## flow/run.sh

```bash
#!/bin/bash
# the make line also repeats each setting of config.mk as NAME=value (left out here)
make -C /OpenROAD-flow-scripts/flow DESIGN_CONFIG=/design/flow/config.mk WORK_HOME=/design/flow/orfs CLKGATE_MAP_FILE= finish
```

## flow/config.mk

```make
export PLATFORM = sky130hd
export DESIGN_NAME = pipeline
export DESIGN_NICKNAME = pipeline
export VERILOG_FILES = /design/flow/design.v
export SDC_FILE = /design/flow/constraint.sdc
export NUM_CORES = 4
export LEC_CHECK = 0
export ABC_AREA = 0
export CAP_MARGIN = 20
export CELL_PAD_IN_SITES_GLOBAL_PLACEMENT = 1
export CORE_ASPECT_RATIO = 1.67
export CORE_MARGIN = 2
export CORE_UTILIZATION = 40
export CTS_CLUSTER_SIZE = 34
export MIN_ROUTING_LAYER = met2
export PLACE_DENSITY_LB_ADDON = 0.07
export SLEW_MARGIN = 35
```

## flow/constraint.sdc

```tcl
create_clock -name core_clock -period 8.13 [get_ports {clk}]
set_input_delay 1.6260 -clock core_clock [delete_from_list [all_inputs] [get_ports {clk}]]
set_output_delay 1.6260 -clock core_clock [all_outputs]
set_load 0.01 [all_outputs]
```

## flow/design.v

```verilog
module id_decoder(
  instr,
  alu_op,
  imm,
  alu_a_src,
  alu_b_src,
  mem_op,
  branch_op,
  dest_src
);
  parameter INSTR_W = 32;
  parameter ALU_OP_W = (4);
  parameter WORD_W = 32;
  input [INSTR_W - 1:0] instr;
  output reg [ALU_OP_W - 1:0] alu_op;
  output reg [WORD_W - 1:0] imm;
  output reg [(2) - 1:0] alu_a_src;
  output reg [(2) - 1:0] alu_b_src;
  output reg [(4) - 1:0] mem_op;
  output reg branch_op;
  output reg [(2) - 1:0] dest_src;
  wire [6:0] opcode = (instr[6:0]);
  wire [2:0] funct3 = (instr[14:12]);
  wire [6:0] funct7 = (instr[31:25]);
  wire [16:0] opcode_rtype = 
({(instr[31:25]), (instr[14:12]), (instr[6:0])});
  wire [16:0] opcode_itype = 
({7'b0, (instr[14:12]), (instr[6:0])});
  wire [16:0] opcode_stype = 
({7'b0, (instr[14:12]), (instr[6:0])});
  wire [16:0] opcode_btype = 
({7'b0, (instr[14:12]), (instr[6:0])});
  reg [16:0] opcode_complete;
  wire [11:0] itype_imm12 = (instr[31:20]);
  wire [11:0] stype_imm12 = ({instr[31:25], instr[11:7]});
  wire [11:0] btype_imm12 = 
({instr[31], instr[7], instr[30:25], instr[11:8], 1'b0});
  always@(*) begin
    case(opcode)
      (7'b0110011): opcode_complete = opcode_rtype;
      (7'b0010011): opcode_complete = opcode_itype;
      (7'b0000011): opcode_complete = opcode_stype;
      (7'b0100011): opcode_complete = opcode_stype;
      (7'b1100011): opcode_complete = opcode_btype;
      (7'b0110111): opcode_complete = ({10'b0, (7'b0110111)});
      (7'b0010111): opcode_complete = ({10'b0, (7'b0010111)});
      (7'b1101111): opcode_complete = ({10'b0, (7'b1101111)});
      (7'b1100111): opcode_complete = ({10'b0, (7'b1100111)});
      default: opcode_complete = 0;
    endcase
  end
  always@(*) begin
    mem_op = (0);
    branch_op = 0;
    case(opcode)
      (7'b0110011): begin
        imm = {32{1'b0}};
        alu_a_src = (0);
        alu_b_src = (0);
        dest_src = (1);
      end
      (7'b0010011): begin
        imm = $signed(itype_imm12);
        alu_a_src = (0);
        alu_b_src = (1);
        dest_src = (1);
      end
      (7'b0000011): begin
        imm = $signed(itype_imm12);
        alu_a_src = (0);
        alu_b_src = (1);
        dest_src = (2);
        case(funct3)
          (3'b000): mem_op = (6);
          (3'b001): mem_op = (5);
          (3'b010): mem_op = (4);
          (3'b100): mem_op = (7);
          (3'b101): mem_op = (8);
          default: mem_op = (0);
        endcase
      end
      (7'b0100011): begin
        imm = $signed(stype_imm12);
        alu_a_src = (0);
        alu_b_src = (0);
        dest_src = (0);
        case(funct3)
          (3'b000): mem_op = (3);
          (3'b001): mem_op = (2);
          (3'b010): mem_op = (1);
          default: mem_op = (0);
        endcase
      end
      (7'b1100011): begin
        imm = $signed(btype_imm12);
        alu_a_src = (0);
        alu_b_src = (0);
        dest_src = (0);
        branch_op = 1;
      end
      (7'b0110111): begin
        imm = ({instr[31:12], 12'b0});
        alu_a_src = (2);
        alu_b_src = (1);
        dest_src = (1);
      end
      (7'b0010111): begin
        imm = ({instr[31:12], 12'b0});
        alu_a_src = (1);
        alu_b_src = (1);
        dest_src = (1);
      end
      (7'b1101111): begin
        imm = ({instr[31], instr[19:12], instr[20], instr[30:21], 
12'b0});
        alu_a_src = (2);
        alu_b_src = (3);
        dest_src = (0);
        branch_op = 1;
      end
      (7'b1100111): begin
        imm = ($signed(instr[31:20]));
        alu_a_src = (2);
        alu_b_src = (3);
        dest_src = (3);
        branch_op = 1;
      end
      default: begin
        imm = 0;
        alu_a_src = (0);
        alu_b_src = (0);
        dest_src = (0);
      end
    endcase
  end
  always@(*) begin
    case(opcode_complete)
      ({(7'b0000000), (3'b000), (7'b0110011)}), ({7'b0000000, (3'b000), (7'b0010011)}): alu_op = (0);
      ({(7'b0100000), (3'b000), (7'b0110011)}): alu_op = (6);
      ({(7'b0000000), (3'b010), (7'b0110011)}), ({7'b0000000, (3'b010), (7'b0010011)}): alu_op = (4);
      ({(7'b0000000), (3'b010), (7'b0110011)}), ({7'b0000000, (3'b011), (7'b0010011)}): alu_op = (5);
      ({(7'b0000000), (3'b100), (7'b0110011)}), ({7'b0000000, (3'b100), (7'b0010011)}): alu_op = (3);
      ({(7'b0000000), (3'b110), (7'b0110011)}), ({7'b0000000, (3'b110), (7'b0010011)}): alu_op = (2);
      ({(7'b0000000), (3'b111), (7'b0110011)}), ({7'b0000000, (3'b111), (7'b0010011)}): alu_op = (1);
      ({7'h00, (3'b000), (7'b1100011)}): alu_op = (3);
      ({7'h00, (3'b001), (7'b1100011)}): alu_op = (12);
      ({7'h00, (3'b100), (7'b1100011)}): alu_op = (10);
      ({7'h00, (3'b101), (7'b1100011)}): alu_op = (4);
      ({7'h00, (3'b110), (7'b1100011)}): alu_op = (10);
      ({7'h00, (3'b111), (7'b1100011)}): alu_op = (11);
      ({10'b0, (7'b0110111)}): alu_op = (0);
      ({10'b0, (7'b0010111)}): alu_op = (0);
      ({10'b0, (7'b1101111)}): alu_op = (0);
      ({10'b0, (7'b1100111)}): alu_op = (0);
      default: alu_op = (0);
    endcase
  end
endmodule
module alu(
  opp_a,
  opp_b,
  op,
  eval,
  zero
);
  parameter DATA_W = 32;
  localparam ALU_OP_W = (4);
  input [DATA_W - 1:0] opp_a;
  input [DATA_W - 1:0] opp_b;
  input [ALU_OP_W - 1:0] op;
  output reg [DATA_W - 1:0] eval;
  output zero;
  assign zero = (eval == 0);
  always@(*) begin
    case(op)
      (0): eval = opp_a + opp_b;
      (6): eval = opp_a - opp_b;
      (1): eval = opp_a & opp_b;
      (2): eval = opp_a | opp_b;
      (3): eval = opp_a ^ opp_b;
      (4): eval = $signed(opp_a) < $signed(opp_b);
      (5): eval = opp_a < opp_b;
      (10): eval = $signed(opp_a) >= $signed(opp_b);
      (11): eval = opp_a >= opp_b;
      (12): eval = opp_a != opp_b;
      default: eval = 0;
    endcase
  end
endmodule
module register_file(
  clk,
  aresetn,
  rd_reg_a,
  rd_reg_b,
  rd_data_a,
  rd_data_b,
  wr_en,
  wr_reg,
  wr_data
);
  parameter REG_COUNT = 32;
  parameter REG_W = 32;
  parameter REG_IDX_W = $clog2(REG_COUNT);
  input clk;
  input aresetn;
  input [REG_IDX_W - 1:0] rd_reg_a;
  input [REG_IDX_W - 1:0] rd_reg_b;
  output [REG_W - 1:0] rd_data_a;
  output [REG_W - 1:0] rd_data_b;
  input wr_en;
  input [REG_IDX_W - 1:0] wr_reg;
  input [REG_W - 1:0] wr_data;
  reg [REG_W - 1:0] registers [0:REG_COUNT - 1];
  integer i;
  always@(posedge clk) begin
    if(aresetn == 0) begin
      for(i = 0; i < REG_COUNT; i = i + 1) begin
        registers[i] <= 0;
      end
    end else if(wr_en == 1 && wr_reg != 0) begin
      registers[wr_reg] <= wr_data;
    end
  end
  assign rd_data_a = registers[rd_reg_a];
  assign rd_data_b = registers[rd_reg_b];
endmodule
module fe(
  clk,
  clr,
  stall,
  i_branch,
  i_branch_addr,
  o_pc,
  o_instr_req
);
  input clk;
  input clr;
  input stall;
  input i_branch;
  input [32 - 1:0] i_branch_addr;
  output [32 -1:0] o_pc;
  output o_instr_req;
  reg [32 - 1:0] r_pc;
  always@(posedge clk) begin
    if(clr == 1) begin
      r_pc <= 0;
    end else if(stall == 0) begin
      if (i_branch == 1) begin
        r_pc <= i_branch_addr + 32 / 8;
      end else begin
        r_pc <= r_pc + 32 / 8;
      end
    end
  end
  assign o_pc = i_branch ? i_branch_addr : r_pc;
  assign o_instr_req = ~clr;
endmodule
module id(
  clk,
  clr,
  stall,
  rf_reset,
  i_pc,
  i_instr,
  i_ex_alu_eval,
  i_ex_dest_reg,
  i_ex_dest_src,
  i_me_dest_reg,
  i_me_dest_src,
  i_me_dest_data,
  i_wb_dest_en,
  i_wb_dest_reg,
  i_wb_dest_data,
  o_pc,
  o_instr,
  o_alu_op,
  o_alu_data_a,
  o_alu_data_b,
  o_imm,
  o_mem_op,
  o_dest_src,
  o_dest_reg,
  o_branch_op,
  o_mem_hazard
);
  input clk;
  input clr;
  input stall;
  input rf_reset;
  input [32 - 1:0] i_pc;
  input [32 - 1:0] i_instr;
  wire [32 - 1:0] s_instr;
  input [$clog2(32) - 1:0] i_ex_dest_reg;
  input [(2) - 1:0] i_ex_dest_src;
  input [32 - 1:0] i_ex_alu_eval;
  input [$clog2(32) - 1:0] i_me_dest_reg;
  input [(2) - 1:0] i_me_dest_src;
  input [32 - 1:0] i_me_dest_data;
  input i_wb_dest_en;
  input [$clog2(32) - 1:0] i_wb_dest_reg;
  input [32 - 1:0] i_wb_dest_data;
  output [32 - 1:0] o_pc;
  output [32 - 1:0] o_instr;
  reg [32 - 1:0] r_pc;
  reg [32 - 1:0] r_instr;
  output [(4) - 1:0] o_alu_op;
  output reg[32 - 1:0] o_alu_data_a;
  output reg[32 - 1:0] o_alu_data_b;
  output [32 - 1:0] o_imm;
  output [(4) - 1:0] o_mem_op;
  output o_branch_op;
  output [(2) - 1:0] o_dest_src;
  output [$clog2(32) - 1:0] o_dest_reg;
  assign o_dest_reg = (s_instr[11:7]);
  output o_mem_hazard;
  wire [(2) - 1:0] s_alu_src_a;
  wire [(2) - 1:0] s_alu_src_b;
  wire [(4) - 1:0] s_mem_op;
  wire [(2) - 1:0] s_dest_src;
  wire s_branch_op;
  wire [$clog2(32) - 1:0] s_reg_a = (s_instr[19:15]);
  wire [32 - 1:0] s_reg_data_a;
  wire [$clog2(32) - 1:0] s_reg_b = (s_instr[24:20]);
  wire [32 - 1:0] s_reg_data_b;
  reg s_mem_hazard_reg_a;
  reg s_mem_hazard_reg_b;
  reg [32 - 1:0] r_temp_pc;
  reg [32 - 1:0] r_temp_instr;
  reg r_temp_valid;
  always@(posedge clk) begin
    if(clr == 1) begin
      r_pc <= 0;
      r_instr <= 0;
      r_temp_valid <= 0;
    end else begin
      if(r_temp_valid == 0) begin
        r_pc <= i_pc;
        r_instr <= i_instr;
      end
      if(stall == 1) begin
        r_temp_pc <= r_pc;
        r_temp_instr <= r_instr;
      end
      r_temp_valid <= stall;
    end
  end
  assign o_pc = r_temp_valid ? r_temp_pc : r_pc;
  assign o_instr = r_temp_valid ? r_temp_instr : r_instr;
  assign s_instr = o_instr;
  assign o_mem_hazard = s_mem_hazard_reg_a | s_mem_hazard_reg_b;
  assign o_mem_op = stall ? (0) : s_mem_op;
  assign o_dest_src = stall ? (0) : s_dest_src;
  assign o_branch_op = ~stall & s_branch_op;
  id_decoder dec(
    .instr(s_instr),
    .alu_op(o_alu_op),
    .imm(o_imm),
    .mem_op(s_mem_op),
    .alu_a_src(s_alu_src_a),
    .alu_b_src(s_alu_src_b),
    .dest_src(s_dest_src),
    .branch_op(s_branch_op)
  );
  register_file rf(
    .clk(clk),
    .aresetn(rf_reset),
    .rd_reg_a(s_reg_a),
    .rd_reg_b(s_reg_b),
    .rd_data_a(s_reg_data_a),
    .rd_data_b(s_reg_data_b),
    .wr_en(i_wb_dest_en),
    .wr_reg(i_wb_dest_reg),
    .wr_data(i_wb_dest_data)
  );
  function [32 - 1:0] fwd_alu_data;
    input [$clog2(32) - 1:0] reg_num;
    input [32 - 1:0] reg_data;
  begin
    if(reg_num != 0 && reg_num == i_ex_dest_reg &&
      i_ex_dest_src == (1)) begin
      fwd_alu_data = i_ex_alu_eval;
    end else if(reg_num != 0 && reg_num == i_me_dest_reg &&
      i_me_dest_src != (0)) begin
      fwd_alu_data = i_me_dest_data;
    end else if(reg_num != 0 && reg_num == i_wb_dest_reg &&
      i_wb_dest_en == 1) begin
      fwd_alu_data = i_wb_dest_data;
    end else begin
      fwd_alu_data = reg_data;
    end
  end
  endfunction
  function mem_hazard_stall;
    input [$clog2(32) - 1:0] reg_num;
  begin
    if(reg_num != 0 && reg_num == i_ex_dest_reg &&
      i_ex_dest_src == (2)) begin
      mem_hazard_stall = 1;
    end else begin
      mem_hazard_stall = 0;
    end
  end
  endfunction
  always@(*) begin
    s_mem_hazard_reg_a = 0;
    case(s_alu_src_a)
      (0): begin
        o_alu_data_a = fwd_alu_data(s_reg_a, s_reg_data_a);
        s_mem_hazard_reg_a = mem_hazard_stall(s_reg_a);
      end
      (1): o_alu_data_a = r_pc;
      (2): o_alu_data_a = 0;
      default: o_alu_data_a = 0;
    endcase
    s_mem_hazard_reg_b = 0;
    case(s_alu_src_b)
      (0): begin
        o_alu_data_b = fwd_alu_data(s_reg_b, s_reg_data_b);
        s_mem_hazard_reg_b = mem_hazard_stall(s_reg_b);
      end
      (1): o_alu_data_b = o_imm;
      (2): o_alu_data_b = 32 / 8;
      (3): o_alu_data_b = 0;
      default: o_alu_data_b = 0;
    endcase
  end
endmodule
module ex(
  clk,
  clr,
  stall,
  i_pc,
  i_instr,
  i_alu_op,
  i_alu_data_a,
  i_alu_data_b,
  i_imm,
  i_mem_op,
  i_dest_src,
  i_dest_reg,
  i_branch_op,
  o_pc,
  o_instr,
  o_dest_src,
  o_dest_reg,
  o_alu_eval,
  o_mem_op,
  o_mem_req_addr,
  o_mem_req_wr_data,
  o_mem_req_wr_en,
  o_mem_req_count,
  o_branch,
  o_branch_addr
);
  input clk;
  input clr;
  input stall;
  input [32 - 1:0] i_pc;
  input [32 - 1:0] i_instr;
  input [(4) - 1:0] i_alu_op;
  input [32 - 1:0] i_alu_data_a;
  input [32 - 1:0] i_alu_data_b;
  input [32 - 1:0] i_imm;
  input [(4) - 1:0] i_mem_op;
  input [(2) - 1:0] i_dest_src;
  input [$clog2(32) - 1:0] i_dest_reg;
  input i_branch_op;
  reg [32 - 1:0] r_pc;
  reg [32 - 1:0] r_instr;
  reg [(4) - 1:0] r_alu_op;
  reg [32 - 1:0] r_alu_data_a;
  reg [32 - 1:0] r_alu_data_b;
  reg [32 - 1:0] r_imm;
  reg [(4) - 1:0] r_mem_op;
  reg [(2) - 1:0] r_dest_src;
  reg [$clog2(32) - 1:0] r_dest_reg;
  reg r_branch_op;
  wire [32 - 1:0] s_alu_eval;
  wire s_alu_zero;
  output [32 - 1:0] o_pc;
  output [32 - 1:0] o_instr;
  output [(2) - 1:0] o_dest_src;
  output [$clog2(32) - 1:0] o_dest_reg;
  output [32 - 1:0] o_alu_eval;
  output [(4) - 1:0] o_mem_op;
  output [32 - 1:0] o_mem_req_addr;
  output [32 - 1:0] o_mem_req_wr_data;
  output reg o_mem_req_wr_en;
  output reg [(2) - 1:0] o_mem_req_count;
  output o_branch;
  output [32 - 1:0] o_branch_addr;
  assign o_pc = r_pc;
  assign o_instr = r_instr;
  assign o_dest_src = r_dest_src;
  assign o_dest_reg = r_dest_reg;
  assign o_alu_eval = s_alu_eval;
  assign o_mem_op = r_mem_op;
  assign o_branch = s_alu_zero & r_branch_op;
  assign o_branch_addr = r_pc + r_imm;
  always@(posedge clk) begin
    if(clr == 1) begin
      r_pc <= 0;
      r_instr <= 0;
      r_alu_op <= (0);
      r_alu_data_a <= 0;
      r_alu_data_b <= 0;
      r_imm <= 0;
      r_mem_op <= (0);
      r_dest_src <= (0);
      r_dest_reg <= 0;
      r_branch_op <= 0;
    end else if(stall == 0) begin
      r_pc <= i_pc;
      r_instr <= i_instr;
      r_alu_op <= i_alu_op;
      r_mem_op <= i_mem_op;
      r_alu_data_a <= i_alu_data_a;
      r_alu_data_b <= i_alu_data_b;
      r_imm <= i_imm;
      r_dest_src <= i_dest_src;
      r_dest_reg <= i_dest_reg;
      r_branch_op <= i_branch_op;
    end
  end
  alu comp(
    .opp_a(r_alu_data_a),
    .opp_b(r_alu_data_b),
    .op(r_alu_op),
    .eval(s_alu_eval),
    .zero(s_alu_zero)
  );
  assign o_mem_req_addr = r_imm + r_alu_data_a;
  assign o_mem_req_wr_data = r_alu_data_b;
  always@(*) begin
    case(r_mem_op)
      (1): begin
        o_mem_req_count = (3);
        o_mem_req_wr_en = 1;
      end
      (2): begin
        o_mem_req_count = (2);
        o_mem_req_wr_en = 1;
      end
      (3): begin
        o_mem_req_count = (1);
        o_mem_req_wr_en = 1;
      end
      (4): begin
        o_mem_req_count = (3);
        o_mem_req_wr_en = 0;
      end
      (5): begin
        o_mem_req_count = (2);
        o_mem_req_wr_en = 0;
      end
      (6): begin
        o_mem_req_count = (1);
        o_mem_req_wr_en = 0;
      end
      (8): begin
        o_mem_req_count = (2);
        o_mem_req_wr_en = 0;
      end
      (7): begin
        o_mem_req_count = (1);
        o_mem_req_wr_en = 0;
      end
      default: begin
        o_mem_req_count = (0);
        o_mem_req_wr_en = 0;
      end
    endcase
  end
endmodule
module me(
  clk,
  clr,
  stall,
  i_pc,
  i_instr,
  i_dest_src,
  i_dest_reg,
  i_alu_eval,
  i_mem_read,
  i_mem_op,
  o_pc,
  o_instr,
  o_dest_src,
  o_dest_reg,
  o_dest_data
);
  input clk;
  input clr;
  input stall;
  input [32 - 1:0] i_pc;
  input [32 - 1:0] i_instr;
  input [(2) - 1:0] i_dest_src;
  input [$clog2(32) - 1:0] i_dest_reg;
  input [32 - 1:0] i_alu_eval;
  input [32 - 1:0] i_mem_read;
  input [(4) -1:0] i_mem_op;
  reg [32 - 1:0] r_pc;
  reg [32 - 1:0] r_instr;
  reg [(2) - 1:0] r_dest_src;
  reg [$clog2(32) - 1:0] r_dest_reg;
  reg [32 - 1:0] r_alu_eval;
  reg [32 - 1:0] r_mem_read;
  reg [32 - 1:0] s_final_mem_read;
  output [32 - 1:0] o_pc;
  output [32 - 1:0] o_instr;
  output [(2) - 1:0] o_dest_src;
  output [$clog2(32) - 1:0] o_dest_reg;
  output reg [32 - 1:0] o_dest_data;
  assign o_pc = r_pc;
  assign o_instr = r_instr;
  assign o_dest_src = r_dest_src;
  assign o_dest_reg = r_dest_reg;
  always@(posedge clk) begin
    if(clr == 1) begin
      r_pc <= 0;
      r_instr <= 0;
      r_dest_src <= 0;
      r_dest_reg <= 0;
      r_alu_eval <= 0;
      r_mem_read <= 0;
    end else if(stall == 0) begin
      r_pc <= i_pc;
      r_instr <= i_instr;
      r_dest_src <= i_dest_src;
      r_dest_reg <= i_dest_reg;
      r_alu_eval <= i_alu_eval;
      r_mem_read <= i_mem_read;
    end
  end
  always@(*) begin
    if(i_mem_op == (7) || i_mem_op == (8)) begin
      s_final_mem_read = i_mem_read;
    end else begin
      s_final_mem_read = $signed(i_mem_read);
    end
    case(r_dest_src)
      (0): o_dest_data = 0;
      (1): o_dest_data = r_alu_eval;
      (2): o_dest_data = s_final_mem_read;
      (3): o_dest_data = r_pc + 32 / 8;
      default: o_dest_data = 0;
    endcase
  end
endmodule
module wb(
  clk,
  clr,
  i_pc,
  i_instr,
  i_dest_src,
  i_dest_reg,
  i_dest_data,
  o_pc,
  o_instr,
  o_dest_en,
  o_dest_reg,
  o_dest_data
);
  input clk;
  input clr;
  input [32 - 1:0] i_pc;
  input [32 - 1:0] i_instr;
  input [(2) - 1:0] i_dest_src;
  input [$clog2(32) - 1:0] i_dest_reg;
  input [32 - 1:0] i_dest_data;
  reg [32 - 1:0] r_pc;
  reg [32 - 1:0] r_instr;
  reg [(2) - 1:0] r_dest_src;
  reg [$clog2(32) - 1:0] r_dest_reg;
  reg [32 - 1:0] r_dest_data;
  output [32 - 1:0] o_pc;
  output [32 - 1:0] o_instr;
  output o_dest_en;
  output [$clog2(32) - 1:0] o_dest_reg;
  output [32 - 1:0] o_dest_data;
  assign o_pc = r_pc;
  assign o_instr = r_instr;
  assign o_dest_en = r_dest_src != (0);
  assign o_dest_reg = r_dest_reg;
  assign o_dest_data = r_dest_data;
  always@(posedge clk) begin
    if(clr == 1) begin
      r_pc <= 0;
      r_instr <= 0;
      r_dest_src <= (0);
      r_dest_reg <= 0;
      r_dest_data <= 0;
    end else begin
      r_pc <= i_pc;
      r_instr <= i_instr;
      r_dest_src <= i_dest_src;
      r_dest_reg <= i_dest_reg;
      r_dest_data <= i_dest_data;
    end
  end
endmodule
module pipeline(
  clk,
  resetn,
  o_instr_req_addr,
  o_instr_req_en,
  i_instr_res_data,
  o_mem_req_addr,
  o_mem_req_wr_data,
  o_mem_req_wr_en,
  o_mem_req_count,
  i_mem_res_rd_data,
  i_mem_res_code
);
  input clk;
  input resetn;
  output [32 - 1:0] o_instr_req_addr;
  output o_instr_req_en;
  input [32 - 1:0] i_instr_res_data;
  output [32 - 1:0] o_mem_req_addr;
  output [32 - 1:0] o_mem_req_wr_data;
  output o_mem_req_wr_en;
  output [(2) - 1:0] o_mem_req_count;
  input [32 - 1:0] i_mem_res_rd_data;
  input [(3) - 1:0] i_mem_res_code;
  wire fe_clr;
  wire fe_stall;
  wire fe_branch;
  wire [32 - 1:0] fe_branch_addr;
  wire [32 - 1:0] fe_pc;
  wire id_clr;
  wire id_stall;
  wire [32 - 1:0] id_pc;
  wire [32 - 1:0] id_instr;
  wire [(4) - 1:0] id_alu_op;
  wire [32 - 1:0] id_alu_data_a;
  wire [32 - 1:0] id_alu_data_b;
  wire [32 - 1:0] id_imm;
  wire [(4) - 1:0] id_mem_op;
  wire [(2) - 1:0] id_dest_src;
  wire [$clog2(32) - 1:0] id_dest_reg;
  wire id_branch_op;
  wire id_mem_hazard;
  wire ex_clr;
  wire ex_stall;
  wire [32 - 1:0] ex_pc;
  wire [32 - 1:0] ex_instr;
  wire [32 - 1:0] ex_alu_eval;
  wire [(2) - 1:0] ex_dest_src;
  wire [$clog2(32) - 1:0] ex_dest_reg;
  wire [(4) - 1:0] ex_mem_op;
  wire me_clr;
  wire me_stall;
  wire [32 - 1:0] me_pc;
  wire [32 - 1:0] me_instr;
  wire [(2) - 1:0] me_dest_src;
  wire [$clog2(32) - 1:0] me_dest_reg;
  wire [32 - 1:0] me_dest_data;
  wire wb_clr;
  wire wb_stall;
  wire wb_dest_en;
  wire [$clog2(32) - 1:0] wb_dest_reg;
  wire [32 - 1:0] wb_dest_data;
  assign fe_clr = ~resetn;
  assign id_clr = ~resetn | fe_branch;
  assign ex_clr = ~resetn | fe_branch;
  assign me_clr = ~resetn;
  assign wb_clr = ~resetn;
  assign fe_stall = id_mem_hazard;
  assign id_stall = id_mem_hazard;
  assign ex_stall = 0;
  assign me_stall = 0;
  assign wb_stall = 0;
  assign o_instr_req_addr = fe_pc;
  fe p0(
    .clk(clk),
    .clr(fe_clr),
    .stall(fe_stall),
    .i_branch(fe_branch),
    .i_branch_addr(fe_branch_addr),
    .o_pc(fe_pc),
    .o_instr_req(o_instr_req_en)
  );
  reg [32 - 1:0] fe_pc_delay;
  always@(posedge clk) begin
    fe_pc_delay <= fe_pc;
  end
  id p1(
    .clk(clk),
    .clr(id_clr),
    .stall(id_stall),
    .rf_reset(resetn),
    .i_pc(fe_pc_delay),
    .i_instr(i_instr_res_data),
    .i_ex_dest_reg(ex_dest_reg),
    .i_ex_dest_src(ex_dest_src),
    .i_ex_alu_eval(ex_alu_eval),
    .i_me_dest_reg(me_dest_reg),
    .i_me_dest_src(me_dest_src),
    .i_me_dest_data(me_dest_data),
    .i_wb_dest_en(wb_dest_en),
    .i_wb_dest_reg(wb_dest_reg),
    .i_wb_dest_data(wb_dest_data),
    .o_pc(id_pc),
    .o_instr(id_instr),
    .o_alu_op(id_alu_op),
    .o_alu_data_a(id_alu_data_a),
    .o_alu_data_b(id_alu_data_b),
    .o_imm(id_imm),
    .o_mem_op(id_mem_op),
    .o_dest_src(id_dest_src),
    .o_dest_reg(id_dest_reg),
    .o_branch_op(id_branch_op),
    .o_mem_hazard(id_mem_hazard)
  );
  ex p2(
    .clk(clk),
    .clr(ex_clr),
    .stall(ex_stall),
    .i_pc(id_pc),
    .i_instr(id_instr),
    .i_alu_op(id_alu_op),
    .i_alu_data_a(id_alu_data_a),
    .i_alu_data_b(id_alu_data_b),
    .i_imm(id_imm),
    .i_mem_op(id_mem_op),
    .i_dest_src(id_dest_src),
    .i_dest_reg(id_dest_reg),
    .i_branch_op(id_branch_op),
    .o_pc(ex_pc),
    .o_instr(ex_instr),
    .o_dest_src(ex_dest_src),
    .o_dest_reg(ex_dest_reg),
    .o_alu_eval(ex_alu_eval),
    .o_mem_op(ex_mem_op),
    .o_mem_req_addr(o_mem_req_addr),
    .o_mem_req_wr_data(o_mem_req_wr_data),
    .o_mem_req_wr_en(o_mem_req_wr_en),
    .o_mem_req_count(o_mem_req_count),
    .o_branch(fe_branch),
    .o_branch_addr(fe_branch_addr)
  );
  me p3(
    .clk(clk),
    .clr(me_clr),
    .stall(me_stall),
    .i_pc(ex_pc),
    .i_instr(ex_instr),
    .i_dest_src(ex_dest_src),
    .i_dest_reg(ex_dest_reg),
    .i_alu_eval(ex_alu_eval),
    .i_mem_read(i_mem_res_rd_data),
    .i_mem_op(ex_mem_op),
    .o_pc(me_pc),
    .o_instr(me_instr),
    .o_dest_src(me_dest_src),
    .o_dest_reg(me_dest_reg),
    .o_dest_data(me_dest_data)
  );
  wb p4(
    .clk(clk),
    .clr(wb_clr),
    .i_pc(me_pc),
    .i_instr(me_instr),
    .i_dest_src(me_dest_src),
    .i_dest_reg(me_dest_reg),
    .i_dest_data(me_dest_data),
    .o_dest_en(wb_dest_en),
    .o_dest_reg(wb_dest_reg),
    .o_dest_data(wb_dest_data)
  );
endmodule
```

==> results of run 1 <==
-- timing repair --
action	in CTS	in global routing
hold buffers	0	0
hold endpoints to repair	0	0
resized	9	30
endpoints found under the setup margin	32	32
setup buffers	1	3
pin swaps	1	2
-- final cells by class --
type / instances / area (um^2)
repair buffers: 588 / 5240
clock buffers: 206 / 4510
diodes: 34 / 85.1
fillers: 19800 / 112000
inverters: 140 / 528
multi-input cells: 6228 / 41000
well taps: 2737 / 3420
clock inverters: 77 / 881
flip-flops and latches: 1476 / 40500
-- metal layers --
layer,vias up,GRT usage [%]
met5,-,13.8
met4,91,24.0
met3,4444,53.5
met2,27900,66.3
met1,30900,-
li1,30500,-
-- metrics by stage --
stage / cells / setup TNS [ns]
final: 11500 / -0.00672
after global routing: 11500 / -0.0232
after CTS: 11400 / 0
after detailed placement: 11200 / 0
after global placement: 11200 / 0
after floorplan: 8573 / 0
==> results.txt, run 1 <==
Post-route cell area - 0.0961 mm^2
R2R Setup Slk - 1.09 ns
Slew Limit Headroom - 26.9%
Most common cell in the netlist - nand2_1
Wirelength per Cell - 33.1 um
Synth async-reset ratio - 0%
Max incr delay on CP - 0.69 ns
Clock latency (worst-skew pair) - 0.88 ns
DRC - 0
Synth area leader - edfxtp_1
CP startpoint - p2.r_alu_data_b[30]
Maximum clock rate - 123 MHz
P per Cell Area - 203 mW/mm^2
CTS sink cnt - 1476
Iteration-0 DRC Markers - 25100
Antenna violations before repair - 1
RSZ-0062 raised after global routing - true
Worst Hold Class - reg -> reg
Post-Synthesis Cells - 8542
Total number of vias - 93800
Area Growth Syn to Fin - 14.9%
Worst Skew - 0.0909 ns
Yosys xor share - 1.32%
OpenROAD warnings - 108
Dpl hpwl - 263 mm
Registers, synthesis - 1476
Switching part of the total - 29.4%
Status - complete, but fails checks
Cycle use final - 100%
Register area share after synthesis - 48.3%
Max layer used - met5
Worst-margin pin slew - 1.09 ns
Maximum vdd drop - 0.173 mV
Dominant register cell - edfxtp_1
Basic Gates by Area - 24.8%
Hold depth - 1
Clk. pwr - 7.95 mW
Worst hold slack - 0.456 ns
Synthesized area - 0.0837 mm^2
Worst path slowest cell - nor4_1
Top cells by area - edfxtp_1, dfxtp_1, and2_1, mux4_2, nand2_1
Worst r2r dst - p0.r_pc[24]
Crit. path cell count - 17
Crit path required time - 6.50 ns
Total Wirelength - 380 mm
Reg-to-reg startpoint - p2.r_alu_data_b[30]
Worst-case clock buffer depth - 4
Power Total - 19.5 mW
Top cells by count, synth - nand2_1, edfxtp_1, and2_1
Flop pwr share - 43.4%
Routed wl met3 - 127 mm
Delay-heaviest family, CP - simple AND/OR/NAND/NOR gates
Endpoint of the worst hold path - p3.r_pc[0]
First-pass detailed-route iteration total - 41
Post-Syn Area per Cell - 9.79 um^2
Port bufs - 165
Ys Warns - 9
Static Leak - 35.7 nW
Fp util - 40.1%
Nets@finish - 8832
Die Width - 358 um
CP Launch Type - register
# setup viols final - 1
# Cells Yosys - 8542
Post-Place Setup Slack - 0.404 ns
Clk slew on worst S/H paths - 0.07 ns
IO Pins - 169
CP Max Fanout - 14
Hold path start - p2.r_pc[0]
Worst Setup End Kind - output pin
DR WL met2 - 188 mm
Max-Cap Viols - 0
Path depth of the worst reg2reg path - 24
Violated checks - negative setup slack
Buffers & Inverters on Critical Path - 6
TritonCTS clock tree - built
Setup crit end - o_instr_req_addr[15]
Met1 wire length - 0 um
Internal Power - 13.8 mW
Seq pwr - 8.48 mW
Routability cong. - 1.07
Main power group - registers
Die Area - 0.213 mm^2
Max-slew violation count - 0
DR vias/cell - 8.17
Period minus WS final - 8.14 ns
Most frequent CP cell - buf_4
P_sw - 5.75 mW
Critical path class - reg -> out
Routed Antenna Nets - 0
Compound-Gate Fraction of Synth Area - 9.79%
Htree depth - 4
Root Buffer - clkbuf_16
Total Routing Usage GR - 51.4%
Number of core rows - 217
Core Area - 0.209 mm^2
Distinct cell type count after synthesis - 100
First-pass GRT wire length - 519 mm
Post-synth EDFFs - 1088
Total congestion overflow - 0
Dominant cell area share - 39.0%
Comb group - 3.11 mW
CTS Buf Count - 163
Post-route worst setup slack - -0.00672 ns
Die Span Y - 595 um
YS chip area - 0.0837 mm^2
Largest net degree at the start of global routing - 129
Clock share of power - 40.7%
Critical Path AT - 6.51 ns
Critical-path cell list - inv_1 > ha_1 > nor4_1 > buf_4 > nand4_1 > nor2_1 > or4b_1 > a221o_1 > a211o_1 > nor4_2 > buf_4 > and4_1 > buf_4 > buf_4 > nand4_1 > nand2_2 > clkdlybuf4s50_1
Placed inst area - 0.0904 mm^2
Final core occ - 46.1%
Mux area share - 9.26%
Synth Area in Adders - 2.52%
Combinational share of power - 15.9%
Top logic family - simple AND/OR/NAND/NOR gates
Final hold violations - 0
Vias in the first global route - 97700
==> inputs of run 2 (changes only) <==
- ABC_AREA: 0 -> not set
- CELL_PAD_IN_SITES_GLOBAL_PLACEMENT: 1 -> not set
- CORE_ASPECT_RATIO: 1.67 -> not set
- CORE_UTILIZATION: 40 -> 58
- CTS_CLUSTER_SIZE: 34 -> not set
- MIN_ROUTING_LAYER: met2 -> not set
- PLACE_DENSITY_LB_ADDON: 0.07 -> not set
- SLEW_MARGIN: 35 -> 20
- clock period: 8.13 -> 5.46 ns (I/O delays scaled with it)
==> run 2 against run 1 <==
The layout still fails its checks (negative setup slack); via count fell by 21%; clock skew fell by 0.030 ns; non-clock buffer count rose by 438; sequential share of layout area fell by 1.5 points; synthesized cell count did not move; synthesized area did not move; clock-buffer cell count fell by 3; register-to-register slack got worse by 1.9 ns; global-route usage fell by 7.9 points; core utilization rose by 23 points; worst setup slack got worse by 1.0 ns; largest power group unchanged.
==> results.txt, run 2 <==
Status - complete, but fails checks
Violated checks - negative setup slack
Distinct cell type count after synthesis - 100 (unchanged)
Hold path start - p1.r_instr[0]
Placed inst area - 0.0924 mm^2 (+2.1%)
Delay-heaviest family, CP - simple AND/OR/NAND/NOR gates
Hold_buf cts - 0 (unchanged)
Synth area leader - edfxtp_1
Maximum clock rate - 154 MHz
Crit path required time - 4.37 ns (-2.13 ns)
OpenROAD warnings - 103 (-4.6%)
Switching part of the total - 28.0% (-1.5 points)
Area Growth Syn to Fin - 19.1%
Total Wirelength - 327 mm (-14%)
Combinational share of power - 17.0% (+1.1 points)
Dominant cell area share - 39.0% (unchanged)
Wirelength per Cell - 29.5 um (-11%)
YS chip area - 0.0837 mm^2 (unchanged)
Die Width - 384 um (+7.2%)
Worst-case clock buffer depth - 3 (-1)
Top cells by count, synth - nand2_1, edfxtp_1, and2_1
Max incr delay on CP - 0.54 ns (-0.15 ns)
Worst-margin pin slew - 1.20 ns (+0.109 ns)
Antenna violations before repair - 7 (+6)
Clock share of power - 39.2% (-1.5 points)
Synthesized area - 0.0837 mm^2 (unchanged)
Most frequent CP cell - buf_4
Total congestion overflow - 0 (unchanged)
Endpoint of the worst hold path - p1.r_temp_instr[0]
Main power group - registers
Buffers & Inverters on Critical Path - 10 (+4)
P_sw - 8.01 mW (+39%)
Post-Syn Area per Cell - 9.79 um^2 (unchanged)
CP Launch Type - register
Worst path slowest cell - or4_4
Clk slew on worst S/H paths - 0.06 ns (about the same)
Core Area - 0.143 mm^2 (-31%)
Post-synth EDFFs - 1088 (unchanged)
Critical path class - reg -> out
CTS sink cnt - 1476 (unchanged)
Post-route cell area - 0.0996 mm^2 (+3.6%)
Top cells by area - edfxtp_1, dfxtp_1, and2_1, mux4_2, nand2_1
Total Routing Usage GR - 43.5% (-7.9 points)
CP startpoint - p2.r_alu_data_b[10]
Register area share after synthesis - 48.3% (unchanged)
Dpl hpwl - 217 mm (-17%)
# setup viols final - 46 (+45)
Comb group - 4.86 mW (+56%)
Worst hold slack - 0.454 ns (-0.00161 ns)
First-pass GRT wire length - 471 mm (-9.3%)
Critical Path AT - 5.42 ns (-1.09 ns)
Vias in the first global route - 71200 (-27%)
Post-Synthesis Cells - 8542 (unchanged)
Synth Area in Adders - 2.52% (unchanged)
Final hold violations - 0 (unchanged)
P per Cell Area - 288 mW/mm^2 (+41%)
First-pass detailed-route iteration total - 9 (-78%)
Nets@finish - 9268 (+4.9%)
Setup crit end - o_instr_req_addr[24]
Critical-path cell list - inv_1 > ha_1 > buf_4 > clkinvlp_4 > buf_4 > or3_1 > o21ai_1 > buf_4 > a31oi_2 > buf_4 > o211a_1 > a211oi_1 > a22o_1 > and4b_1 > nand4_4 > buf_12 > buf_4 > buf_12 > or4_4 > nand2_4 > buf_6
Yosys xor share - 1.32% (unchanged)
Setup TNS - -37.50 ns (-37.50 ns)
Die Area - 0.147 mm^2 (-31%)
Fp util - 58.3% (+18 points)
Total number of vias - 73800 (-21%)
Worst r2r dst - p0.r_pc[20]
Routability cong. - 1.02 (-4.4%)
Worst Skew - 0.0607 ns (-0.0302 ns)
IO Pins - 169 (unchanged)
Crit. path cell count - 21 (+4)
Dominant register cell - edfxtp_1
TritonCTS clock tree - built
Period minus WS final - 6.51 ns
Clock latency (worst-skew pair) - 0.83 ns (-0.05 ns)
Routed Antenna Nets - 0 (unchanged)
Post-route worst setup slack - -1.05 ns (-1.04 ns)
Cycle use final - 119% (+19 points)
Port bufs - 165 (unchanged)
Static Leak - 38.3 nW (+7.2%)
Ys Warns - 9 (unchanged)
Largest net degree at the start of global routing - 101 (-22%)
RSZ-0062 raised after global routing - true
Top logic family - simple AND/OR/NAND/NOR gates
Flop pwr share - 43.9% (+0.5 points)
Internal Power - 20.6 mW (+50%)
Seq pwr - 12.6 mW (+49%)
Slew Limit Headroom - 19.7% (-7.2 points)
Hold depth - 0 (-1)
Clk. pwr - 11.2 mW (+41%)
Compound-Gate Fraction of Synth Area - 9.79% (unchanged)
Reg-to-reg startpoint - p2.r_alu_data_b[10]
Number of core rows - 139 (-36%)
DRC - 0 (unchanged)
# Cells Yosys - 8542 (unchanged)
Htree depth - 4 (unchanged)
Final core occ - 69.5% (+23 points)
Die Span Y - 384 um (-35%)
Basic Gates by Area - 24.8% (unchanged)
Max-slew violation count - 0 (unchanged)
Registers, synthesis - 1476 (unchanged)
Worst Hold Class - reg -> reg
Synth async-reset ratio - 0% (unchanged)
Max-Cap Viols - 0 (unchanged)
Iteration-0 DRC Markers - 10100 (-60%)
Path depth of the worst reg2reg path - 34 (+42%)
Maximum vdd drop - 0.303 mV (+76%)
Worst Setup End Kind - output pin
DR vias/cell - 6.66 (-18%)
R2R Setup Slk - -0.79 ns (-1.88 ns)
FILL cells - 10800 (-45%)
CTS Buf Count - 161 (-1.2%)
Mux area share - 9.26% (unchanged)
Root Buffer - clkbuf_16
CP Max Fanout - 7 (-7)
Most common cell in the netlist - nand2_1
-- run 2: per-layer routing --
| layer | track usage (%) | part of all wire [%] |
|---|---|---|
| met3 | 9.33 | 12 |
| met2 | 69.4 | 46 |
| met5 | 0 | 0.0070 |
| met4 | 27.4 | 7.2 |
| met1 | 54.2 | 35 |
-- run 2: repair_timing --
| item | 4_1_cts | 5_1_grt |
|---|---|---|
| gates cloned | 2 | 2 |
| setup endpoints to repair | 357 | 97 |
| pin swaps | 63 | 70 |
| gates resized | 324 | 156 |
| buffers inserted | 65 | 50 |
-- run 2: per-stage QoR --
| stage | power (mW) | worst slack, ns | std cells |
|---|---|---|---|
| 2_1_floorplan | 15.1 | -0.356 | 8573 |
| 3_3_place_gp | 17.2 | -1.37 | 10700 |
| 3_5_place_dp | 17.3 | -1.36 | 10700 |
| 4_1_cts | 28.4 | -1.03 | 11100 |
| 5_1_grt | 29.3 | -1.17 | 11100 |
| 6_report | 28.7 | -1.05 | 11100 |
-- run 2: final cells by class --
cell class              instances  area (um^2)  area share, %
well taps                    1903         2380           2.39
clock buffers                 203         4250           4.26
multi-input cells            6228        41900           42.0
repair buffers               1026         8990           9.02
clock inverters                96         1120           1.12
flip-flops and latches       1476        40500           40.6
diodes                          4         10.0         0.0100
inverters                     140          532          0.534
==> inputs of run 3 (changes only) <==
- SETUP_SLACK_MARGIN: not set -> 0.44
- clock period: 5.46 -> 5.44 ns (I/O delays scaled with it)
==> run 3 against run 2 <==
Still fails the layout checks on negative setup slack; critical path depth increased by 1; clock-buffer cell count increased by 5; combinational power decreased by 3%; total power decreased by 1.9%; clock power decreased by 4%; via count decreased by 2.1%; critical path type unchanged; critical endpoint is now o_instr_req_addr[29]; largest cell class unchanged.
==> results.txt, run 3 <==
Dominant register cell - edfxtp_1
Clock latency (worst-skew pair) - 0.82 ns (about the same)
Total congestion overflow - 0 (unchanged)
Worst-margin pin slew - 1.22 ns (+0.0139 ns)
Worst r2r dst - fe_pc_delay[25]
OpenROAD warnings - 103 (unchanged)
Main power group - registers
Period minus WS final - 6.40 ns
Final hold violations - 0 (unchanged)
CP Max Fanout - 7 (unchanged)
Worst Hold Class - reg -> reg
Clock share of power - 38.4% (-0.8 points)
Comb group - 4.69 mW (-3%)
Hold path start - p1.r_instr[10]
Top logic family - simple AND/OR/NAND/NOR gates
Htree depth - 4 (unchanged)
Critical-path cell list - inv_4 > ha_4 > inv_2 > fa_2 > nor2b_4 > o21ai_2 > a211o_1 > o21a_4 > o41ai_4 > a211oi_2 > a221o_1 > a211o_1 > nor4_2 > buf_4 > nand4_4 > buf_8 > nor3_4 > buf_6 > buf_12 > buf_12 > mux2_4 > buf_6
Path depth of the worst reg2reg path - 38 (+12%)
IO Pins - 169 (unchanged)
Yosys xor share - 1.32% (unchanged)
Seq pwr - 12.6 mW (about the same)
Register area share after synthesis - 48.3% (unchanged)
Flop pwr share - 44.9% (+1.0 points)
Met1 usage - 51.7% (-2.5 points)
CP Launch Type - register
Clk slew on worst S/H paths - 0.06 ns (about the same)
Distinct cell type count after synthesis - 100 (unchanged)
Routability cong. - 1.04 (+1.5%)
Iteration-0 DRC Markers - 9242 (-8.8%)
Wirelength per Cell - 28.7 um (-2.7%)
Fp util - 58.3% (unchanged)
CP startpoint - p2.r_alu_data_a[0]
Hold depth - 0 (unchanged)
P_sw - 7.77 mW (-3.1%)
Crit path required time - 4.35 ns (-0.02 ns)
Port bufs - 165 (unchanged)
Slew Limit Headroom - 18.9% (-0.82 points)
Layer carrying the most global-route usage - met2
Die Span Y - 384 um (unchanged)
Crit. path cell count - 22 (+4.8%)
Registers, synthesis - 1476 (unchanged)
Vias in the first global route - 69900 (-1.8%)
CTS Buf Count - 158 (-1.9%)
Setup crit end - o_instr_req_addr[29]
Post-synth EDFFs - 1088 (unchanged)
Mux area share - 9.26% (unchanged)
Cycle use final - 118% (-1.6 points)
Number of core rows - 139 (unchanged)
Internal Power - 20.3 mW (-1.5%)
Total Wirelength - 317 mm (-3.2%)
Met2 usage - 68.3% (-1.1 points)
FILL cells - 10900 (+0.15%)
Static Leak - 38.0 nW (-0.72%)
Die Area - 0.147 mm^2 (unchanged)
Clk. pwr - 10.8 mW (-4%)
Violated checks - negative setup slack
Combinational share of power - 16.7% (-0.3 points)
Worst Setup End Kind - output pin
Post-route worst setup slack - -0.961 ns (+0.0895 ns)
Max-slew violation count - 0 (unchanged)
GR Layer Usage met3 - 8.78% (-0.55 points)
Max incr delay on CP - 0.39 ns (-0.15 ns)
Dominant cell area share - 39.0% (unchanged)
Critical Path AT - 5.31 ns (-0.11 ns)
Die Width - 384 um (unchanged)
Synth Area in Adders - 2.52% (unchanged)
Top cells by count, synth - nand2_1, edfxtp_1, and2_1
Fin cells - 11000 (-0.46%)
Max-Cap Viols - 0 (unchanged)
R2R Setup Slk - -0.69 ns (+0.10 ns)
First-pass detailed-route iteration total - 9 (unchanged)
Worst-case clock buffer depth - 3 (unchanged)
Largest net degree at the start of global routing - 130 (+29%)
# Cells Yosys - 8542 (unchanged)
Synth area leader - edfxtp_1
Post-Synthesis Cells - 8542 (unchanged)
Compound-Gate Fraction of Synth Area - 9.79% (unchanged)
Total Routing Usage GR - 42.2% (-1.3 points)
Maximum clock rate - 156 MHz
Root Buffer - clkbuf_16
Nets@finish - 9228 (-0.43%)
DR vias/cell - 6.55 (-1.7%)
Synth async-reset ratio - 0% (unchanged)
Dpl hpwl - 218 mm (about the same)
YS chip area - 0.0837 mm^2 (unchanged)
Critical path class - reg -> out
DRC - 0 (unchanged)
RSZ-0062 raised after global routing - true
Endpoint of the worst hold path - p1.r_temp_instr[10]
Top cells by area - edfxtp_1, dfxtp_1, and2_1, mux4_2, nand2_1
Maximum vdd drop - 0.310 mV (+2.4%)
# setup viols final - 47 (+2.2%)
Switching part of the total - 27.6% (-0.32 points)
Area Growth Syn to Fin - 18.6%
Register area - 0.0405 mm^2 (about the same)
Worst hold slack - 0.461 ns (+0.00752 ns)
P per Cell Area - 283 mW/mm^2 (-1.5%)
Most common cell in the netlist - nand2_1
Basic Gates by Area - 24.8% (unchanged)
Buffers & Inverters on Critical Path - 8 (-2)
Post-Syn Area per Cell - 9.79 um^2 (unchanged)
Worst path slowest cell - a221o_1
Routed Antenna Nets - 0 (unchanged)
Logic area - 0.0421 mm^2 (+0.45%)
CTS sink cnt - 1476 (unchanged)
First-pass GRT wire length - 457 mm (-2.9%)
Antenna violations before repair - 6 (-1)
Total number of vias - 72200 (-2.1%)
Delay-heaviest family, CP - AND-OR/OR-AND gates
Ys Warns - 9 (unchanged)
DP Cell Count - 10700 (-0.37%)
Synthesized area - 0.0837 mm^2 (unchanged)
Core Area - 0.143 mm^2 (unchanged)
Reg-to-reg startpoint - p2.r_alu_data_a[0]
TritonCTS clock tree - built
Worst Skew - 0.0555 ns (-0.00519 ns)
Status - complete, but fails checks
## run 3: area by class of cell
type,count,area share [%]
Timing Repair Buffer,989,8.75
Clock buffer,208,4.32
Inverter,140,0.535
Multi-Input combinational cell,6228,42.4
Antenna cell,2,0.00504
Tap cell,1903,2.40
Sequential cell,1476,40.8
Clock inverter,79,0.812
## run 3: timing repair
action                                  in CTS  in global routing
hold buffers                                 0                  0
resized                                    396                 67
cloned                                       3                  0
buffers inserted                            61                 20
pin swaps                                   86                 55
endpoints found under the setup margin     353                353
## run 3: stage by stage
stage / area [um^2] / total power, mW / util [%] / worst slack [ns] / setup TNS (ns)
final: 99200 / 28.1 / 69.2 / -0.961 / -34.38
after floorplan: 84100 / 15.1 / - / -0.375 / -1.59
after CTS: 98800 / 28.0 / 68.8 / -0.896 / -29.46
after global placement: 92100 / 17.2 / 64.2 / -0.778 / -49.87
after detailed placement: 92100 / 17.3 / 64.2 / -0.782 / -43.71
after global routing: 99200 / 28.8 / 69.2 / -1.15 / -44.84
## run 3: layer usage
| metal | up-vias | wire length (um) |
|---|---|---|
| li1 | 31400 | - |
| met1 | 34800 | 110000 |
| met2 | 4779 | 148000 |
| met3 | 1179 | 34400 |
| met4 | 8 | 23400 |
| met5 | - | 54 |
==> inputs of run 4 (changes only) <==
- CORE_UTILIZATION: 58 -> 72
- CTS_CLUSTER_SIZE: not set -> 47
- PLACE_DENSITY_LB_ADDON: not set -> 0.0
- SETUP_SLACK_MARGIN: 0.44 -> 1.58
- clock period: 5.44 -> 5.46 ns (I/O delays scaled with it)
==> run 4 against run 3 <==
Die size shrank 19%; synthesized area is the same; synthesized cell count did not move; the run now fails in global routing (5_1_grt).
==> results.txt, run 4 <==
Status - did not finish
Fail Step - global routing (5_1_grt)
Err - [ERROR GRT-0232] Routing congestion too high. Check the congestion heatmap in the GUI.
CTS sink cnt - 1476 (unchanged)
Synth Area in Adders - 2.52% (unchanged)
Yosys xor share - 1.32% (unchanged)
Registers, synthesis - 1476 (unchanged)
Dominant cell area share - 39.0% (unchanged)
Worst-case clock buffer depth - 3 (unchanged)
IO Pins - 169 (unchanged)
Mux area share - 9.26% (unchanged)
Die Width - 345 um (-10%)
Most common cell in the netlist - nand2_1
Synth area leader - edfxtp_1
Routability cong. - 1.06 (+2.2%)
Total congestion overflow - 44
Port bufs - 165 (unchanged)
Top cells by count, synth - nand2_1, edfxtp_1, and2_1
Post-synth EDFFs - 1088 (unchanged)
Core Area - 0.116 mm^2 (-19%)
Synth async-reset ratio - 0% (unchanged)
Top logic family - simple AND/OR/NAND/NOR gates
Top cells by area - edfxtp_1, dfxtp_1, and2_1, mux4_2, nand2_1
Basic Gates by Area - 24.8% (unchanged)
Fp util - 72.3% (+14 points)
Root Buffer - clkbuf_16
Dominant register cell - edfxtp_1
Post-Synthesis Cells - 8542 (unchanged)
Synthesized area - 0.0837 mm^2 (unchanged)
Dpl hpwl - 212 mm (-2.6%)
YS chip area - 0.0837 mm^2 (unchanged)
Ys Warns - 9 (unchanged)
Placed inst area - 0.0913 mm^2 (-0.90%)
Post-Syn Area per Cell - 9.79 um^2 (unchanged)
# Cells Yosys - 8542 (unchanged)
CTS Buf Count - 151 (-4.4%)
Die Span Y - 345 um (-10%)
Die Area - 0.119 mm^2 (-19%)
Total Routing Usage GR - 75.6%
Compound-Gate Fraction of Synth Area - 9.79% (unchanged)
Distinct cell type count after synthesis - 100 (unchanged)
Htree depth - 4 (unchanged)
Number of core rows - 125 (-10%)
Register area share after synthesis - 48.3% (unchanged)
-- run 4: through the flow --
step                worst slack [ns]  hold slack (ns)  TNS, ns  instances  utilization (%)
floorplan                     -0.357            0.426    -1.47       8573                -
global placement               -1.17            0.438   -69.91      10200             78.8
detailed placement             -1.18            0.444   -66.25      10200             78.8
CTS                           -0.944            0.458   -31.44      10600             84.9
-- run 4: metal layers --
layer  global-route usage [%]  overflow
met4                     73.5        22
met1                     76.5         1
met2                     90.9        16
met3                     60.6         5
met5                     36.8         0
-- run 4: timing repair --
action                                  4_1_cts
setup buffers                               102
resized                                     473
endpoints found under the setup margin      405
endpoints found under the hold margin         0
gates cloned                                  4
hold buffers                                  0
pin swaps                                   106
==> inputs of run 5 (changes only) <==
- ABC_AREA: not set -> 0
- CAP_MARGIN: 20 -> 5
- CELL_PAD_IN_SITES_GLOBAL_PLACEMENT: not set -> 3
- CORE_UTILIZATION: 72 -> 64
- CTS_CLUSTER_SIZE: 47 -> not set
- HOLD_SLACK_MARGIN: not set -> -0.1
- PLACE_DENSITY: not set -> 0.64
- PLACE_DENSITY_LB_ADDON: 0.0 -> not set
- SETUP_SLACK_MARGIN: 1.58 -> not set
- SLEW_MARGIN: 20 -> 30
- clock period: 5.46 -> 5.2 ns (I/O delays scaled with it)
==> run 5 against run 4 <==
Die size is 12% higher; synthesized area stayed put; the run fails in global placement without I/O (3_1_place_gp_skip_io); synthesized cell count stayed put.
==> results.txt, run 5 <==
Err - [ERROR GPL-0301] Utilization 129.535 % exceeds 100%.
YS chip area - 0.0837 mm^2 (unchanged)
Synth Area in Adders - 2.52% (unchanged)
Die Width - 366 um (+6.0%)
Distinct cell type count after synthesis - 100 (unchanged)
Top cells by area - edfxtp_1, dfxtp_1, and2_1, mux4_2, nand2_1
Register area share after synthesis - 48.3% (unchanged)
Dominant cell area share - 39.0% (unchanged)
Ys Warns - 9 (unchanged)
Registers, synthesis - 1476 (unchanged)
Mux area share - 9.26% (unchanged)
Top logic family - simple AND/OR/NAND/NOR gates
Dominant register cell - edfxtp_1
Fp util - 64.5% (-7.8 points)
Synth area leader - edfxtp_1
Synthesized area - 0.0837 mm^2 (unchanged)
Post-Syn Area per Cell - 9.79 um^2 (unchanged)
Fail Step - global placement without I/O (3_1_place_gp_skip_io)
Number of core rows - 132 (+5.6%)
# Cells Yosys - 8542 (unchanged)
Die Area - 0.134 mm^2 (+12%)
Core Area - 0.130 mm^2 (+12%)
Post-Synthesis Cells - 8542 (unchanged)
Basic Gates by Area - 24.8% (unchanged)
Post-synth EDFFs - 1088 (unchanged)
Compound-Gate Fraction of Synth Area - 9.79% (unchanged)
Top cells by count, synth - nand2_1, edfxtp_1, and2_1
Synth async-reset ratio - 0% (unchanged)
Status - did not finish
Most common cell in the netlist - nand2_1
Die Span Y - 366 um (+6.0%)
Yosys xor share - 1.32% (unchanged)
==> inputs of run 6 (changes only) <==
- CELL_PAD_IN_SITES_GLOBAL_PLACEMENT: 3 -> 1
- CORE_UTILIZATION: 64 -> 61
- PLACE_DENSITY: 0.64 -> not set
- SETUP_SLACK_MARGIN: not set -> 1.0
- clock period: 5.2 -> 7.11 ns (I/O delays scaled with it)
==> run 6 against run 5 <==
The run now finishes clean; die size up 4.9%; synthesized area stayed put; synthesized cell count stayed put.
==> results.txt, run 6 <==
Status - finished clean
Synthesized area - 0.0837 mm^2 (unchanged)
Dominant register cell - edfxtp_1
Die Span Y - 374 um (+2.4%)
Register area share after synthesis - 48.3% (unchanged)
CP startpoint - p2.r_alu_data_a[0]
Clock share of power - 38.8%
Wirelength per Cell - 29.2 um
Compound-Gate Fraction of Synth Area - 9.79% (unchanged)
Combinational share of power - 15.5%
Worst r2r dst - p0.r_pc[28]
Total congestion overflow - 0
Port bufs - 165
Critical path class - reg -> out
Synth Area in Adders - 2.52% (unchanged)
OpenROAD warnings - 111
Post-synth EDFFs - 1088 (unchanged)
DRC - 0
FILL cells - 10100
Worst path slowest cell - a221o_1
Htree depth - 4
Worst-case clock buffer depth - 3
RSZ-0062 raised after global routing - true
Area Growth Syn to Fin - 14.5%
Maximum vdd drop - 0.228 mV
Post-Synthesis Cells - 8542 (unchanged)
Most common cell in the netlist - nand2_1
Vias in the first global route - 67700
P_sw - 5.93 mW
Final hold violations - 0
Worst-margin pin slew - 1.16 ns
Max incr delay on CP - 0.39 ns
Worst Setup End Kind - output pin
CP Max Fanout - 8
Buffers & Inverters on Critical Path - 9
Setup crit end - o_instr_req_addr[13]
Critical-path cell list - inv_4 > ha_4 > inv_2 > fa_2 > nor2b_4 > o21ai_2 > a211o_4 > o21a_4 > o41ai_4 > buf_4 > a211oi_4 > a221o_1 > a211o_1 > nor4_4 > buf_4 > nand4_4 > buf_6 > nor3_4 > buf_4 > buf_6 > buf_16 > mux2_4 > buf_6
Path depth of the worst reg2reg path - 36
Iteration-0 DRC Markers - 9389
Mux area share - 9.26% (unchanged)
Seq pwr - 9.67 mW
Worst Hold Class - reg -> reg
Main power group - registers
Dpl hpwl - 201 mm
Antenna violations before repair - 16
First-pass GRT wire length - 443 mm
Switching part of the total - 28.0%
Period minus WS final - 6.91 ns
R2R Setup Slk - 0.75 ns
Crit path required time - 5.69 ns
Routed Antenna Nets - 0
Top cells by count, synth - nand2_1, edfxtp_1, and2_1
Top logic family - simple AND/OR/NAND/NOR gates
Dominant cell area share - 39.0% (unchanged)
Cycle use final - 97.2%
Delay-heaviest family, CP - AND-OR/OR-AND gates
Hold depth - 0
CTS sink cnt - 1476
Clk. pwr - 8.21 mW
Worst Skew - 0.0367 ns
Reg-to-reg startpoint - p2.r_alu_data_a[0]
Max-slew violation count - 0
Synth async-reset ratio - 0% (unchanged)
CTS Buf Count - 159
P per Cell Area - 221 mW/mm^2
Number of core rows - 135 (+2.3%)
# Cells Yosys - 8542 (unchanged)
CP Launch Type - register
# setup viols final - 0
Endpoint of the worst hold path - p1.r_temp_instr[31]
Clk slew on worst S/H paths - 0.06 ns
Internal Power - 15.2 mW
Maximum clock rate - 145 MHz
Largest net degree at the start of global routing - 145
IO Pins - 169
Slew Limit Headroom - 22.1%
DR vias/cell - 6.75
Static Leak - 35.9 nW
Nets@finish - 8811
Post-Syn Area per Cell - 9.79 um^2 (unchanged)
Total Routing Usage GR - 42.7%
Total number of vias - 70800
Ys Warns - 9 (unchanged)
Comb group - 3.28 mW
Total Wirelength - 306 mm
Die Area - 0.140 mm^2 (+4.9%)
Critical Path AT - 5.49 ns
Flop pwr share - 45.7%
Synth area leader - edfxtp_1
Clock latency (worst-skew pair) - 0.83 ns
Yosys xor share - 1.32% (unchanged)
Fp util - 61.6% (-2.9 points)
Routability cong. - 1.04
Hold path start - p1.r_instr[31]
Basic Gates by Area - 24.8% (unchanged)
Final core occ - 70.5%
YS chip area - 0.0837 mm^2 (unchanged)
Core Area - 0.136 mm^2 (+4.7%)
TritonCTS clock tree - built
Top cells by area - edfxtp_1, dfxtp_1, and2_1, mux4_2, nand2_1
Crit. path cell count - 23
Root Buffer - clkbuf_16
Registers, synthesis - 1476 (unchanged)
First-pass detailed-route iteration total - 9
Distinct cell type count after synthesis - 100 (unchanged)
Setup TNS - 0 ns
Die Width - 374 um (+2.4%)
Max-Cap Viols - 0
==> run 6: layout make-up <==
class | instances | area, um^2 | share of cell area (%)
Clock inverter | 77 | 688 | 0.718
Tap cell | 1781 | 2230 | 2.33
Antenna cell | 4 | 10.0 | 0.0104
Clock buffer | 218 | 4410 | 4.60
Sequential cell | 1476 | 40500 | 42.3
Timing Repair Buffer | 571 | 5500 | 5.74
Inverter | 140 | 531 | 0.554
Multi-Input combinational cell | 6228 | 42000 | 43.8
==> run 6: per-layer routing <==
metal / global-route usage (%) / wire (um)
met4: 27.3 / 22000
met2: 68.4 / 143000
met3: 10.2 / 35900
met1: 51.9 / 105000
met5: 0 / 121
==> run 6: metrics by stage <==
step                      total power [mW]  std cells  setup WS [ns]  hold WS (ns)  cell area [um^2]
after floorplan                       11.6       8573           1.14         0.426             83800
after global placement                12.7      10100         0.0417         0.435             88200
after detailed placement              12.8      10100          0.156         0.443             88500
after CTS                             21.0      10500          0.236         0.459             94700
after global routing                  21.6      10500         0.0987         0.479             95800
final                                 21.2      10500          0.196         0.462             95800
==> run 6: repair_timing <==
action,CTS,global route
hold buffers,0,0
resized,317,123
buffers inserted,51,34
pin swaps,46,51
setup endpoints to repair,53,52
gates cloned,3,0
==> inputs of run 7 (changes only) <==
- CAP_MARGIN: 5 -> 25
- CELL_PAD_IN_SITES_DETAIL_PLACEMENT: not set -> 0
- CELL_PAD_IN_SITES_GLOBAL_PLACEMENT: 1 -> 0
- CORE_ASPECT_RATIO: not set -> 0.71
- CORE_UTILIZATION: 61 -> 34
- CTS_CLUSTER_DIAMETER: not set -> 305
- GPL_TIMING_DRIVEN: not set -> 1
- HOLD_SLACK_MARGIN: -0.1 -> not set
- PLACE_DENSITY: not set -> 0.69
- SETUP_SLACK_MARGIN: 1.0 -> not set
- SLEW_MARGIN: 30 -> 20
- clock period: 7.11 -> 16.2 ns (I/O delays scaled with it)
==> run 7 against run 6 <==
Still clean; sequential power fell by 56%; worst hold slack improved by 0.00098 ns; total power fell by 56%; global-route usage decreased by 17 points; synthesized area unchanged; core utilization shrank 32 points; largest power group unchanged; highest routed layer unchanged.
==> results.txt, run 7 <==
Status - finished clean
R2R Setup Slk - 6.91 ns (+6.16 ns)
Delay-heaviest family, CP - simple AND/OR/NAND/NOR gates
Hold_buf cts - 0 (unchanged)
Synth Area in Adders - 2.52% (unchanged)
Distinct cell type count after synthesis - 100 (unchanged)
Largest net degree at the start of global routing - 167 (+15%)
Static Leak - 34.3 nW (-4.4%)
Post-synth EDFFs - 1088 (unchanged)
Wirelength per Cell - 28.7 um (-1.6%)
Htree depth - 4 (unchanged)
Die Area - 0.250 mm^2 (+78%)
Endpoint of the worst hold path - p3.r_dest_src[0]
DRC - 0 (unchanged)
Critical path class - reg -> out
Critical-path cell list - inv_1 > ha_1 > nand4_1 > nor4_1 > nand2_1 > a211oi_1 > nor2_1 > xnor2_1 > o221ai_1 > nor2_1 > and3_1 > nand4_2 > nor3_4 > buf_4 > nand2_1 > nand2_1 > clkdlybuf4s50_1
Antenna violations before repair - 26 (+10)
Die Span Y - 422 um (+13%)
# setup viols final - 0 (unchanged)
CP Max Fanout - 46 (+38)
Basic Gates by Area - 24.8% (unchanged)
Worst-case clock buffer depth - 4 (+1)
Top logic family - simple AND/OR/NAND/NOR gates
Maximum clock rate - 86.3 MHz
Path depth of the worst reg2reg path - 24 (-33%)
Clk slew on worst S/H paths - 0.07 ns (about the same)
# Cells Yosys - 8542 (unchanged)
Post-route worst setup slack - 4.62 ns (+4.42 ns)
Clock share of power - 39.1% (+0.3 points)
Worst path slowest cell - nor4_1
Slew Limit Headroom - 15.9% (-6.2 points)
Top cells by area - edfxtp_1, dfxtp_1, and2_1, mux4_2, nand2_1
Clock latency (worst-skew pair) - 0.86 ns (+0.03 ns)
Critical Path AT - 8.34 ns (+2.85 ns)
Worst r2r dst - p0.r_pc[20]
PostCTS Resize Cnt - 0 (-100%)
CTS Buf Count - 155 (-2.5%)
Worst Hold Class - reg -> reg
Nets@finish - 8613 (-2.2%)
Max-slew violation count - 0 (unchanged)
Maximum vdd drop - 0.0954 mV (-58%)
Period minus WS final - 11.58 ns
CP Launch Type - register
Post-CTS Setup Repair Bufs - 0 (-100%)
Crit path required time - 12.96 ns (+7.27 ns)
Root Buffer - clkbuf_16
Vias in the first global route - 66800 (-1.3%)
Total congestion overflow - 0 (unchanged)
FILL cells - 23600 (+130%)
Synth area leader - edfxtp_1
Combinational share of power - 14.8% (-0.7 points)
Worst-margin pin slew - 1.25 ns (+0.0935 ns)
OpenROAD warnings - 127 (+14%)
P_sw - 2.63 mW (-56%)
Buffers & Inverters on Critical Path - 3 (-6)
Iteration-0 DRC Markers - 12500 (+33%)
YS chip area - 0.0837 mm^2 (unchanged)
Post-Place Setup Slack - 5.86 ns (+5.70 ns)
Setup crit end - o_instr_req_addr[31]
Total Wirelength - 337 mm (+10%)
Most common cell in the netlist - nand2_1
Synthesized area - 0.0837 mm^2 (unchanged)
Most frequent CP cell - nand2_1
Total Routing Usage GR - 26.0% (-17 points)
IO Pins - 169 (unchanged)
Yosys xor share - 1.32% (unchanged)
First-pass detailed-route iteration total - 10 (+1)
Crit. path cell count - 17 (-26%)
Worst hold slack - 0.463 ns (+0.000980 ns)
Flop pwr share - 46.1% (+0.4 points)
Internal Power - 6.58 mW (-57%)
Setup TNS - 0 ns (unchanged)
Synth async-reset ratio - 0% (unchanged)
CP startpoint - p2.r_alu_data_a[24]
Max incr delay on CP - 0.91 ns (+0.52 ns)
Total number of vias - 71700 (+1.3%)
Clk. pwr - 3.60 mW (-56%)
Port bufs - 165 (unchanged)
TritonCTS clock tree - built
Routed Antenna Nets - 0 (unchanged)
Cycle use final - 71.5% (-26 points)
Max-Cap Viols - 0 (unchanged)
Dpl hpwl - 215 mm (+6.6%)
Fp util - 34.2% (-27 points)
Hold depth - 1 (+1)
Main power group - registers
DR vias/cell - 6.10 (-9.6%)
P per Cell Area - 97.7 mW/mm^2 (-56%)
Number of core rows - 153 (+13%)
Hold path start - p2.r_dest_src[0]
RSZ-0062 raised after global routing - false
Registers, synthesis - 1476 (unchanged)
Ys Warns - 9 (unchanged)
Compound-Gate Fraction of Synth Area - 9.79% (unchanged)
Dominant cell area share - 39.0% (unchanged)
Placed inst area - 0.0893 mm^2 (+0.89%)
Mux area share - 9.26% (unchanged)
Final hold violations - 0 (unchanged)
Post-route cell area - 0.0942 mm^2 (-1.7%)
Area Growth Syn to Fin - 12.6%
Worst Skew - 0.0728 ns (+0.0361 ns)
Core Area - 0.245 mm^2 (+80%)
Top cells by count, synth - nand2_1, edfxtp_1, and2_1
First-pass GRT wire length - 475 mm (+7.4%)
Post-Syn Area per Cell - 9.79 um^2 (unchanged)
Die Width - 593 um (+58%)
Register area share after synthesis - 48.3% (unchanged)
Comb group - 1.36 mW (-59%)
CTS sink cnt - 1476 (unchanged)
Reg-to-reg startpoint - p2.r_alu_data_a[24]
Switching part of the total - 28.6% (+0.54 points)
Worst Setup End Kind - output pin
Seq pwr - 4.25 mW (-56%)
Routability cong. - 0.979 (-5.6%)
Dominant register cell - edfxtp_1
Post-Synthesis Cells - 8542 (unchanged)
-- run 7: layer usage --
metal | global-route usage, % | share of wire [%]
met5 | 1.17 | 0.078
met4 | 9.25 | 4.0
met3 | 11.6 | 18
met2 | 34.7 | 39
met1 | 36.4 | 39
-- run 7: layout make-up --
type,count,area (um^2),share of cell area [%]
inverter,140,528,0.561
tap,3255,4070,4.32
antenna,9,22.5,0.0239
multi-input combinational,6228,40800,43.3
clock buffer,205,4230,4.49
timing repair buffer,377,3500,3.71
sequential,1476,40500,43.0
clock inverter,69,631,0.669
-- run 7: per-stage QoR --
stage / total power, mW / utilization [%] / cells
after detailed placement: 5.62 / 36.5 / 11500
after global placement: 5.60 / 36.3 / 11500
after CTS: 9.14 / 38.4 / 11700
after global routing: 9.41 / 38.5 / 11800
final: 9.21 / 38.5 / 11800
after floorplan: 5.08 / - / 8573
No activity file was given, so power comes from the tool's default toggle rates.
